## run A
Design div, start of the top module:
module div (
    input wire clk,
    input wire rst_n,
    input wire [32-1:0] dividend_i,     
    input wire [32-1:0] divisor_i,      
    input wire                       start_i,        
    input wire                       ctrl_ready_i,   
    input wire [                3:0] op_i,           
    output reg [32-1:0] result_o,   
    output reg busy_o,   
    output reg valid_o   
);
    typedef enum logic [3:0] {
        STATE_IDLE  = 4'b0001,
        STATE_START = 4'b0010,
        STATE_CALC  = 4'b0100,
        STATE_END   = 4'b1000
    } state_t;
    state_t state;
    reg [32-1:0] dividend_r;
    reg [32-1:0] divisor_r;
    reg [3:0] op_r;
    reg [31:0] count;
    reg [32-1:0] div_result;
    reg [32-1:0] div_remain;
    reg [32-1:0] minuend;
    reg invert_result;
    wire op_div = op_r[0];
    wire op_divu = op_r[1];
    wire op_rem = op_r[2];
    wire op_remu = op_r[3];
    wire [31:0] dividend_invert = (-dividend_r);
    wire [31:0] divisor_invert = (-divisor_r);
    wire minuend_ge_divisor = minuend >= divisor_r;
    wire [31:0] minuend_sub_res = minuend - divisor_r;
    wire [31:0] div_result_tmp = minuend_ge_divisor ? ({div_result[30:0], 1'b1}) : ({div_result[30:0], 1'b0});
    wire [31:0] minuend_tmp = minuend_ge_divisor ? minuend_sub_res[30:0] : minuend[30:0];
    wire [31:0] dividend_abs = dividend_r[31] ? -dividend_r : dividend_r;
    wire [31:0] divisor_abs = divisor_r[31] ? -divisor_r : divisor_r;
    always @(posedge clk) begin
        if (!rst_n) begin
            state         <= STATE_IDLE;
            result_o      <= 32'h0;
            div_result    <= 32'h0;
            div_remain    <= 32'h0;
            op_r          <= 4'h0;
            dividend_r    <= 32'h0;
            divisor_r     <= 32'h0;
            minuend       <= 32'h0;
            invert_result <= 1'b0;
            busy_o        <= 1'b0;
            valid_o       <= 1'b0;
            count         <= 32'h0;
        end else begin
            case (state)
  ...
For scale: ~3300 cells after synthesis, ~110 I/O pins.
clock: 8.0 ns
lec_check: 0
abc_area: 1
cap_margin: 20
core_aspect_ratio: 1.86
core_margin: 5
core_utilization: 40
cts_cluster_diameter: 192
gpl_routability_driven: 0
max_routing_layer: met4
slew_margin: 20
run.sh (not shown) runs the stock make flow with config.mk's settings and CLKGATE_MAP_FILE=.
--- input diff run A..run B ---
# run A
export LEC_CHECK = 0
export ABC_AREA = 1
export CAP_MARGIN = 20
export CORE_ASPECT_RATIO = 1.86
export CORE_MARGIN = 5
export CORE_UTILIZATION = 40
export CTS_CLUSTER_DIAMETER = 192
export GPL_ROUTABILITY_DRIVEN = 0
export MAX_ROUTING_LAYER = met4
export SLEW_MARGIN = 20
create_clock -name core_clock -period 8.0 [get_ports {clk}]
# run B
export LEC_CHECK = 0
export CAP_MARGIN = 20
export CORE_MARGIN = 2
export CORE_UTILIZATION = 72
export CTS_CLUSTER_DIAMETER = 28
export PLACE_DENSITY_LB_ADDON = 0.24
export SLEW_MARGIN = 20
export TNS_END_PERCENT = 5
create_clock -name core_clock -period 5.43 [get_ports {clk}]
- Status run B: flow complete, layout not clean - negative setup slack
- Run B against run A; number of distinct library cells after synthesis is up by more than a quarter.
- Length of routed met2 wiring: run B < run A
- Run A ended up with dividend_r[31] as its worst setup path startpoint; run B ended up with dividend_r[7].
- [run B vs run A] cell area after layout: lower in run B
- Compare run B and run A | maximum fanout encountered on the critical timing path lower: run B
- Run A has a higher routed wire length than run B.
- The post-route worst setup slack of run B is lower than that of run A.
- Sort run B and run A by number of cells on the critical path, ascending, and run A comes first.
- Relative to run A, number of setup buffers added after CTS increased by 4 in run B.
What run C does differently from run B at the input level:
# run B
export LEC_CHECK = 0
export CAP_MARGIN = 20
export CORE_MARGIN = 2
export CORE_UTILIZATION = 72
export CTS_CLUSTER_DIAMETER = 28
export PLACE_DENSITY_LB_ADDON = 0.24
export SLEW_MARGIN = 20
export TNS_END_PERCENT = 5
create_clock -name core_clock -period 5.43 [get_ports {clk}]
# run C
export LEC_CHECK = 0
export CAP_MARGIN = 20
export CORE_MARGIN = 2
export CORE_UTILIZATION = 40
export MAX_ROUTING_LAYER = met4
export SETUP_SLACK_MARGIN = 0.8
export SLEW_MARGIN = 20
export TNS_END_PERCENT = 75
create_clock -name core_clock -period 8.0 [get_ports {clk}]
--- outcome ---
Run C went all the way through synthesis, placement and routing and the layout is clean on timing, DRC and antenna. Summary of run C over run B: final cell count rose 120; final critical-path required period went up 0.77 ns; logic gate share of total power went down 0.8 points; die outline area went up by about 80%. Taking run B as the reference, in run C final core utilization went down; cell depth of the worst flop-to-flop path fell 4; power now sits lower; floorplan net count ~0 delta. Sort run B and run C by met3 track demand over resource in global routing desc -> top: run B. Per the comparison of run C with run B, static leakage power down 0.00075 uW; global routing usage on met1 down 20 points.
diff inputs: run C => run D
# run C
export LEC_CHECK = 0
export CAP_MARGIN = 20
export CORE_MARGIN = 2
export CORE_UTILIZATION = 40
export MAX_ROUTING_LAYER = met4
export SETUP_SLACK_MARGIN = 0.8
export SLEW_MARGIN = 20
export TNS_END_PERCENT = 75
create_clock -name core_clock -period 8.0 [get_ports {clk}]
# run D
export LEC_CHECK = 0
export CAP_MARGIN = 20
export CORE_MARGIN = 2
export CORE_UTILIZATION = 66
export CTS_CLUSTER_DIAMETER = 28
export SLEW_MARGIN = 20
create_clock -name core_clock -period 5.43 [get_ports {clk}]
Compared with run C, run D shows a higher cell count along the critical path.
Lower total iterations of the first detailed-routing run among run C and run D: run C
Standard cell core area in run D is 39% lower than in run C
Note that the placement row count recorded for run D amounts to 0.78 times the value seen in run C.
Compared with run C, run D instantiates a smaller number of cells.
The clock power share number comes out higher for run D vs run C.
In run D the implementation completed, yet the final layout does not meet the checks, the culprit being negative setup slack.
The lower net count of the finished layout came out of run C.

* * *

north:
div again, from the RTL that the note above started with.
Settings: LEC_CHECK=0, ABC_AREA=1, CAP_MARGIN=20, CELL_PAD_IN_SITES_DETAIL_PLACEMENT=1, CELL_PAD_IN_SITES_GLOBAL_PLACEMENT=1, CORE_ASPECT_RATIO=1.67, CORE_MARGIN=7, CORE_UTILIZATION=25, CTS_CLUSTER_DIAMETER=152, CTS_CLUSTER_SIZE=11, MAX_ROUTING_LAYER=met5, PLACE_DENSITY_LB_ADDON=0.22, SETUP_SLACK_MARGIN=0.8, SLEW_MARGIN=30, TNS_END_PERCENT=75; clock period 8.0 ns.
Input changes introduced in south (baseline for comparison: north):
- PLACE_DENSITY newly set to 0.65
- SETUP_SLACK_MARGIN removed (was 0.8)
- MAX_ROUTING_LAYER removed (was met5)
- SLEW_MARGIN changed from 30 to 20
- TNS_END_PERCENT removed (was 75)
- CORE_UTILIZATION changed from 25 to 44
- CTS_CLUSTER_SIZE removed (was 11)
- ABC_AREA removed (was 1)
- PLACE_DENSITY_LB_ADDON removed (was 0.22)
- CTS_CLUSTER_DIAMETER removed (was 152)
- CELL_PAD_IN_SITES_GLOBAL_PLACEMENT removed (was 1)
- CORE_MARGIN changed from 7 to 2
- CORE_ASPECT_RATIO removed (was 1.67)
- CELL_PAD_IN_SITES_DETAIL_PLACEMENT removed (was 1)
- the clock period (ns, I/O delays scaled along) changed from 8.0 to 4.71
### Flow results
From the logs: south reached the end of the flow and failed the layout checks with setup timing. Across both runs, met2 layer usage reported by global route was higher for south than for north. Relative to north, the chip width measured on south has decreased by more than 10%. The setup slack of south is smaller than that of north.
The inputs of east differ from those of south as listed below.
- PLACE_DENSITY: 0.65 -> 0.5
- CELL_PAD_IN_SITES_GLOBAL_PLACEMENT: unset -> 0
- CTS_CLUSTER_SIZE: unset -> 85
- CELL_PAD_IN_SITES_DETAIL_PLACEMENT: unset -> 0
- SETUP_SLACK_MARGIN: unset -> 2.37
- GPL_TIMING_DRIVEN: unset -> 1
- CORE_UTILIZATION: 44 -> 56
- SLEW_MARGIN: 20 -> 30
- CORE_ASPECT_RATIO: unset -> 1.81
- the clock period (ns, I/O delays scaled along): 4.71 -> 8.71
- Every stage of the flow completed for east, and the final layout passed the timing, DRC and antenna checks.
- Compared with south, east shows a higher delay of the slowest cell on the worst path.
- east improves on south in setup slack of the worst register-to-register path.
- As far as yosys-reported design area after synthesis goes, south and east are indistinguishable; the numbers are identical.
- Per the comparison of east with south, clock latency at the later pin of the worst-skew pair went down; number of clock buffers in the layout went down; maximum frequency went down.
- [compare] base=south new=east: synthesized instance count barely changed, utilization climbed 4.1 points.
- Minimum clock period (lower): south
- Taking east as 1.0, south lands at 0.889 on largest net degree at the start of global routing.
Changes in west relative to east:
- CORE_ASPECT_RATIO now 1.86, was 1.81
- CELL_PAD_IN_SITES_GLOBAL_PLACEMENT no longer set, was 0
- CELL_PAD_IN_SITES_DETAIL_PLACEMENT no longer set, was 0
- CTS_CLUSTER_SIZE no longer set, was 85
- CORE_UTILIZATION now 40, was 56
- GPL_TIMING_DRIVEN no longer set, was 1
- PLACE_DENSITY now 0.65, was 0.5
- SLEW_MARGIN now 20, was 30
- SETUP_SLACK_MARGIN no longer set, was 2.37
- GPL_ROUTABILITY_DRIVEN now 0, previously not set
- CTS_CLUSTER_DIAMETER now 192, previously not set
- the clock period (ns, I/O delays scaled along) now 8.0, was 8.71
--- outcome ---
Going from east to west, multiplexer share of the synthesized area was more or less identical; area of all placed cells without fillers went up by 250 um2; first-pass GRT wire length went up by 2.9%; all-layer global routing usage went down by 9.8 points.
Comparing west and east, the higher final-layout fill cell count was measured on west.

* * *

The RTL this note starts from:
==> flow/design.v <==
module div (
    input wire clk,
    input wire rst_n,
    input wire [32-1:0] dividend_i,     
    input wire [32-1:0] divisor_i,      
    input wire                       start_i,        
    input wire                       ctrl_ready_i,   
    input wire [                3:0] op_i,           
    output reg [32-1:0] result_o,   
    output reg busy_o,   
    output reg valid_o   
);
    typedef enum logic [3:0] {
        STATE_IDLE  = 4'b0001,
        STATE_START = 4'b0010,
        STATE_CALC  = 4'b0100,
        STATE_END   = 4'b1000
    } state_t;
    state_t state;
    reg [32-1:0] dividend_r;
    reg [32-1:0] divisor_r;
    reg [3:0] op_r;
    reg [31:0] count;
    reg [32-1:0] div_result;
    reg [32-1:0] div_remain;
    reg [32-1:0] minuend;
    reg invert_result;
    wire op_div = op_r[0];
    wire op_divu = op_r[1];
    wire op_rem = op_r[2];
    wire op_remu = op_r[3];
    wire [31:0] dividend_invert = (-dividend_r);
    wire [31:0] divisor_invert = (-divisor_r);
    wire minuend_ge_divisor = minuend >= divisor_r;
    wire [31:0] minuend_sub_res = minuend - divisor_r;
    wire [31:0] div_result_tmp = minuend_ge_divisor ? ({div_result[30:0], 1'b1}) : ({div_result[30:0], 1'b0});
    wire [31:0] minuend_tmp = minuend_ge_divisor ? minuend_sub_res[30:0] : minuend[30:0];
    wire [31:0] dividend_abs = dividend_r[31] ? -dividend_r : dividend_r;
    wire [31:0] divisor_abs = divisor_r[31] ? -divisor_r : divisor_r;
    always @(posedge clk) begin
        if (!rst_n) begin
            state         <= STATE_IDLE;
            result_o      <= 32'h0;
            div_result    <= 32'h0;
            div_remain    <= 32'h0;
            op_r          <= 4'h0;
            dividend_r    <= 32'h0;
            divisor_r     <= 32'h0;
            minuend       <= 32'h0;
            invert_result <= 1'b0;
            busy_o        <= 1'b0;
            valid_o       <= 1'b0;
            count         <= 32'h0;
        end else begin
            case (state)
                STATE_IDLE: begin
                    if (ctrl_ready_i) begin
                        valid_o <= 1'b0;
                        if (start_i == 1'b1) begin
                            op_r       <= op_i;
                            dividend_r <= dividend_i;
                            divisor_r  <= divisor_i;
                            state      <= STATE_START;
                            busy_o     <= 1'b1;
                        end else begin
                            op_r       <= 3'h0;
                            dividend_r <= 32'h0;
                            divisor_r  <= 32'h0;
                            result_o   <= 32'h0;
                            busy_o     <= 1'b0;
                        end
                    end
                end
                STATE_START: begin
                    valid_o <= 1'b0;
                    if (divisor_r == 32'h0) begin
                        if (op_div | op_divu) begin
                            result_o <= 32'hffffffff;
                        end else begin
                            result_o <= dividend_r;
                        end
                        state   <= STATE_IDLE;
                        busy_o  <= 1'b0;
                        valid_o <= 1'b1;
                    end else if (
                        (op_div | op_rem) ? (dividend_abs < divisor_abs) : (dividend_r < divisor_r)
                    ) begin
                        if (op_div) begin
                            result_o <= 32'b0;
                        end else if (op_rem) begin
                            result_o <= dividend_r;
                        end else if (op_divu) begin
                            result_o <= 32'b0;
                        end else if (op_remu) begin
                            result_o <= dividend_r;
                        end
                        state   <= STATE_IDLE;
                        busy_o  <= 1'b0;
                        valid_o <= 1'b1;
                    end else begin
                        busy_o     <= 1'b1;
                        count      <= 32'h40000000;
                        state      <= STATE_CALC;
                        div_result <= 32'h0;
                        div_remain <= 32'h0;
                        if (op_div | op_rem) begin
                            if (dividend_r[31] == 1'b1) begin
                                dividend_r <= dividend_invert;
                                minuend    <= dividend_invert[31];
                            end else begin
                                minuend <= dividend_r[31];
                            end
                            if (divisor_r[31] == 1'b1) begin
                                divisor_r <= divisor_invert;
                            end
                        end else begin
                            minuend <= dividend_r[31];
                        end
                        if ((op_div && (dividend_r[31] ^ divisor_r[31] == 1'b1))
                            || (op_rem && (dividend_r[31] == 1'b1))) begin
                            invert_result <= 1'b1;
                        end else begin
                            invert_result <= 1'b0;
                        end
                    end
                end
                STATE_CALC: begin
                    busy_o     <= 1'b1;
                    dividend_r <= {dividend_r[30:0], 1'b0};
                    div_result <= div_result_tmp;
                    count      <= {1'b0, count[31:1]};
                    if (|count) begin
                        minuend <= {minuend_tmp[30:0], dividend_r[30]};
                    end else begin
                        state <= STATE_END;
                        if (minuend_ge_divisor) begin
                            div_remain <= minuend_sub_res;
                        end else begin
                            div_remain <= minuend;
                        end
                    end
                end
                STATE_END: begin
                    state   <= STATE_IDLE;
                    busy_o  <= 1'b0;
                    valid_o <= 1'b1;
                    if (op_div | op_divu) begin
                        if (invert_result) begin
                            result_o <= (-div_result);
                        end else begin
                            result_o <= div_result;
                        end
                    end else begin
                        if (invert_result) begin
                            result_o <= (-div_remain);
                        end else begin
                            result_o <= div_remain;
                        end
                    end
                end
            endcase
        end
    end
endmodule
export LEC_CHECK = 0
export CAP_MARGIN = 20
export CELL_PAD_IN_SITES_DETAIL_PLACEMENT = 0
export CELL_PAD_IN_SITES_GLOBAL_PLACEMENT = 0
export CORE_ASPECT_RATIO = 0.98
export CORE_MARGIN = 2
export CORE_UTILIZATION = 72
export CTS_CLUSTER_SIZE = 85
export GPL_TIMING_DRIVEN = 1
export PLACE_DENSITY_LB_ADDON = 0.07
export SETUP_SLACK_MARGIN = -0.46
export SLEW_MARGIN = 30
create_clock -name core_clock -period 5.07 [get_ports {clk}]
The first run reached the layout checks and failed them: setup timing.
==> next run, changes <==
CELL_PAD_IN_SITES_DETAIL_PLACEMENT = not set   (was 0)
CELL_PAD_IN_SITES_GLOBAL_PLACEMENT = not set   (was 0)
CORE_ASPECT_RATIO = not set   (was 0.98)
CTS_CLUSTER_SIZE = 41   (was 85)
GPL_TIMING_DRIVEN = not set   (was 1)
PLACE_DENSITY = 0.65   (was not set)
PLACE_DENSITY_LB_ADDON = not set   (was 0.07)
SETUP_SLACK_MARGIN = not set   (was -0.46)
SLEW_MARGIN = 20   (was 30)
clock period = 5.94 ns   (was 5.07 ns; I/O delays follow)
Outcome: The changed run finished with timing, DRC and antenna clean; power went down by 18%; setup slack improves by 0.60 ns; routed wire length went down by 7.6%; sequential cell count stays the same; cell area went down by 4.9%; global-route usage went down by 1.5 points; register-to-register slack improves by 0.60 ns; die area stays flat.
==> next run, changes <==
CELL_PAD_IN_SITES_DETAIL_PLACEMENT = 0   (was not set)
CELL_PAD_IN_SITES_GLOBAL_PLACEMENT = 0   (was not set)
CORE_ASPECT_RATIO = 1.81   (was not set)
CTS_CLUSTER_SIZE = 85   (was 41)
GPL_TIMING_DRIVEN = 1   (was not set)
PLACE_DENSITY = not set   (was 0.65)
PLACE_DENSITY_LB_ADDON = 0.07   (was not set)
SETUP_SLACK_MARGIN = 2.37   (was not set)
SLEW_MARGIN = 30   (was 20)
clock period = 8.71 ns   (was 5.94 ns; I/O delays follow)
=> Hold slack gets worse by 0.0035 ns. Wire length came out higher by 7.5%. Final cell count fell by 2.2%. Core utilization falls by 1.1 points. Power decreases by 35%. Combinational power is lower by 35%. Non-clock buffer count drops by 25. Via count is lower by 0.56%.
==> next run, changes <==
ABC_AREA = 1   (was not set)
CELL_PAD_IN_SITES_DETAIL_PLACEMENT = not set   (was 0)
CELL_PAD_IN_SITES_GLOBAL_PLACEMENT = not set   (was 0)
CORE_ASPECT_RATIO = not set   (was 1.81)
CTS_CLUSTER_DIAMETER = 233   (was not set)
CTS_CLUSTER_SIZE = 48   (was 85)
GPL_TIMING_DRIVEN = not set   (was 1)
PLACE_DENSITY_LB_ADDON = 0.16   (was 0.07)
SETUP_SLACK_MARGIN = 1.29   (was 2.37)
SLEW_MARGIN = 20   (was 30)
clock period = 4.35 ns   (was 8.71 ns; I/O delays follow)
Result: The new run failed in 5_1_grt, error GRT-0232; synthesized cell count grows by 66%; synthesized area goes up by 22%; die size is higher by 21%.
==> next run, changes <==
ABC_AREA = not set   (was 1)
CORE_UTILIZATION = 40   (was 72)
CTS_CLUSTER_DIAMETER = not set   (was 233)
CTS_CLUSTER_SIZE = not set   (was 48)
PLACE_DENSITY = 0.65   (was not set)
PLACE_DENSITY_LB_ADDON = not set   (was 0.16)
SETUP_SLACK_MARGIN = not set   (was 1.29)
clock period = 6.68 ns   (was 4.35 ns; I/O delays follow)
=> This time the run finished clean. Area after synthesis shrinks by 18%. Synthesized cell count went down by 40%. Die area went up by 46%.
==> next run, changes <==
CELL_PAD_IN_SITES_GLOBAL_PLACEMENT = 1   (was not set)
CORE_UTILIZATION = 20   (was 40)
CTS_CLUSTER_DIAMETER = 287   (was not set)
GPL_ROUTABILITY_DRIVEN = 0   (was not set)
MAX_ROUTING_LAYER = met4   (was not set)
PLACE_DENSITY = not set   (was 0.65)
PLACE_DENSITY_LB_ADDON = 0.28   (was not set)
SETUP_SLACK_MARGIN = 0.7   (was not set)
TNS_END_PERCENT = 75   (was not set)
clock period = 4.08 ns   (was 6.68 ns; I/O delays follow)
The changed run finished but fails on setup timing. Wire length increases by 23%. Critical path depth is higher by 5. Global-route usage goes down by 9.8 points. Cell area goes up by 23%.
Power and IR drop assume default switching activity.
